==> inputs of v22 <==
// axi_dfm_v1_0
module axi_dfm_v1_0(
    input logic s_axi_aclk,
    input logic s_axi_aresetn,
    input  logic [31:0] s_axi_awaddr,
    input  logic        s_axi_awvalid,
    output logic        s_axi_awready,
    input  logic [31:0] s_axi_wdata,
    input  logic        s_axi_wvalid,
    output logic        s_axi_wready,
    output logic s_axi_bvalid,
    input  logic s_axi_bready,
    input  logic [31:0] s_axi_araddr,
    input  logic        s_axi_arvalid,
    output logic        s_axi_arready,
    output logic [31:0] s_axi_rdata,
    output logic        s_axi_rvalid,
    input  logic        s_axi_rready,
    input  logic signal_in,
    output logic signal_done
);
clock: 4.61 ns
lec_check: 0
abc_area: 1
cap_margin: 20
cell_pad_in_sites_detail_placement: 1
cell_pad_in_sites_global_placement: 3
core_aspect_ratio: 1.27
core_margin: 2
core_utilization: 53
cts_cluster_diameter: 28
cts_cluster_size: 59
gpl_timing_driven: 0
min_routing_layer: met2
place_density_lb_addon: 0.05
setup_slack_margin: 0.89
slew_margin: 20
run.sh (not shown) runs the stock make flow with config.mk's settings and CLKGATE_MAP_FILE=.
==> inputs of v37, as changes to v22 <==
Settings changed: ABC_AREA 1 to not set, CELL_PAD_IN_SITES_DETAIL_PLACEMENT 1 to not set, CELL_PAD_IN_SITES_GLOBAL_PLACEMENT 3 to not set, CORE_ASPECT_RATIO 1.27 to not set, CORE_UTILIZATION 53 to 40, CTS_CLUSTER_DIAMETER 28 to not set, CTS_CLUSTER_SIZE 59 to not set, GPL_TIMING_DRIVEN 0 to not set, MIN_ROUTING_LAYER met2 to not set, PLACE_DENSITY set to 0.6, PLACE_DENSITY_LB_ADDON 0.05 to not set, SETUP_SLACK_MARGIN 0.89 to 0.62.
==> flow/constraint.sdc (replaced) <==
create_clock -name core_clock -period 3.55 [get_ports {s_axi_aclk}]
set_input_delay 0.7100 -clock core_clock [delete_from_list [all_inputs] [get_ports {s_axi_aclk}]]
set_output_delay 0.7100 -clock core_clock [all_outputs]
set_load 0.01 [all_outputs]
==> inputs of v11, as changes to v22 <==
Settings changed: ABC_AREA 1 to not set, CELL_PAD_IN_SITES_DETAIL_PLACEMENT 1 to not set, CELL_PAD_IN_SITES_GLOBAL_PLACEMENT 3 to not set, CORE_ASPECT_RATIO 1.27 to not set, CORE_UTILIZATION 53 to 40, CTS_CLUSTER_DIAMETER 28 to not set, CTS_CLUSTER_SIZE 59 to not set, GPL_TIMING_DRIVEN 0 to not set, MIN_ROUTING_LAYER met2 to not set, PLACE_DENSITY set to 0.6, PLACE_DENSITY_LB_ADDON 0.05 to not set, SETUP_SLACK_MARGIN 0.89 to not set.
==> flow/constraint.sdc (replaced) <==
create_clock -name core_clock -period 5.0 [get_ports {s_axi_aclk}]
set_input_delay 1.0000 -clock core_clock [delete_from_list [all_inputs] [get_ports {s_axi_aclk}]]
set_output_delay 1.0000 -clock core_clock [all_outputs]
set_load 0.01 [all_outputs]
==> inputs of v23, as changes to v22 <==
Settings changed: ABC_AREA 1 to 0, CELL_PAD_IN_SITES_DETAIL_PLACEMENT 1 to 0, CELL_PAD_IN_SITES_GLOBAL_PLACEMENT 3 to not set, CORE_ASPECT_RATIO 1.27 to 1.31, CORE_UTILIZATION 53 to 72, CTS_CLUSTER_DIAMETER 28 to not set, CTS_CLUSTER_SIZE 59 to 14, GPL_TIMING_DRIVEN 0 to not set, MIN_ROUTING_LAYER met2 to not set, PLACE_DENSITY set to 0.77, PLACE_DENSITY_LB_ADDON 0.05 to not set, SETUP_SLACK_MARGIN 0.89 to -0.04.
==> flow/constraint.sdc (replaced) <==
create_clock -name core_clock -period 1.97 [get_ports {s_axi_aclk}]
set_input_delay 0.3940 -clock core_clock [delete_from_list [all_inputs] [get_ports {s_axi_aclk}]]
set_output_delay 0.3940 -clock core_clock [all_outputs]
set_load 0.01 [all_outputs]
==> results.py <==
# Auto-generated metrics
metrics = {
    "die": {
        "coreArea_um2": 66920,
        "die_h_um": 263.6,
        "die_w_um": 263.6,
    },
    "run_status": {
        "status": "complete, no violations",
    },
    "logic_synthesis": {
        "synth-simple-area-share": 0.1589,
        "ys_cells": 2497,
        "ys_sh_adder": 0.009747,
    },
}
That was v11.
==> results.py <==
# Metrics from the implementation run
metrics = {
    "die": {
        "coreArea_um2": 52780,
        "die_w_um": 208.9,
        "die_h_um": 264.2,
    },
    "logic_synthesis": {
        "ys_warn_count": 6,
        "post-synth-top-count-cell": "nand2_1",
        "synth-simple-area-share": 0.2806,
        "ys_async_sr_fraction": 1.000,
    },
    "run_status": {
        "haltStage": "global placement without I/O (3_1_place_gp_skip_io)",
        "status": "stopped before the end",
        "tool.error": "[ERROR FLW-0024] Place density exceeds 1.0 (current PLACE_DENSITY_LB_ADDON =  0.05). Please check if the value of  PLACE_DENSITY_LB_ADDON is between 0 and 0.99.",
    },
}
That was v22.
==> results.py <==
# Auto-generated metrics
metrics = {
    "run_status": {
        "status": "failed layout checks",
        "violations": "negative setup slack",
    },
    "die": {
        "die_w_um": 173.1,
        "coreArea_um2": 37090,
        "die_h_um": 225.5,
    },
    "sta": {
        "fin_ws_ps": -98.13,
        "setup_viol": 12,
    },
    "logic_synthesis": {
        "ys_sh_adder": 0.009747,
        "synth-simple-area-share": 0.1589,
        "ys_cells": 2497,
    },
    "global_routing": {
        "track_usage": 0.3894,
    },
    "detailed_routing": {
        "wl_met3_mm": 4.727,
    },
}
That was v23.
==> results.py <==
# Auto-generated metrics
metrics = {
    "logic_synthesis": {
        "ys_sh_adder": 0.009747,
        "synth-simple-area-share": 0.1589,
    },
    "run_status": {
        "status": "complete, no violations",
    },
    "die": {
        "die_w_um": 263.6,
        "die_h_um": 263.6,
        "num_io_pins": 142,
    },
    "clock_network": {
        "cts_hold_buf": 1,
    },
    "layout": {
        "seq_share": 0.4621,
    },
}
That was v37.
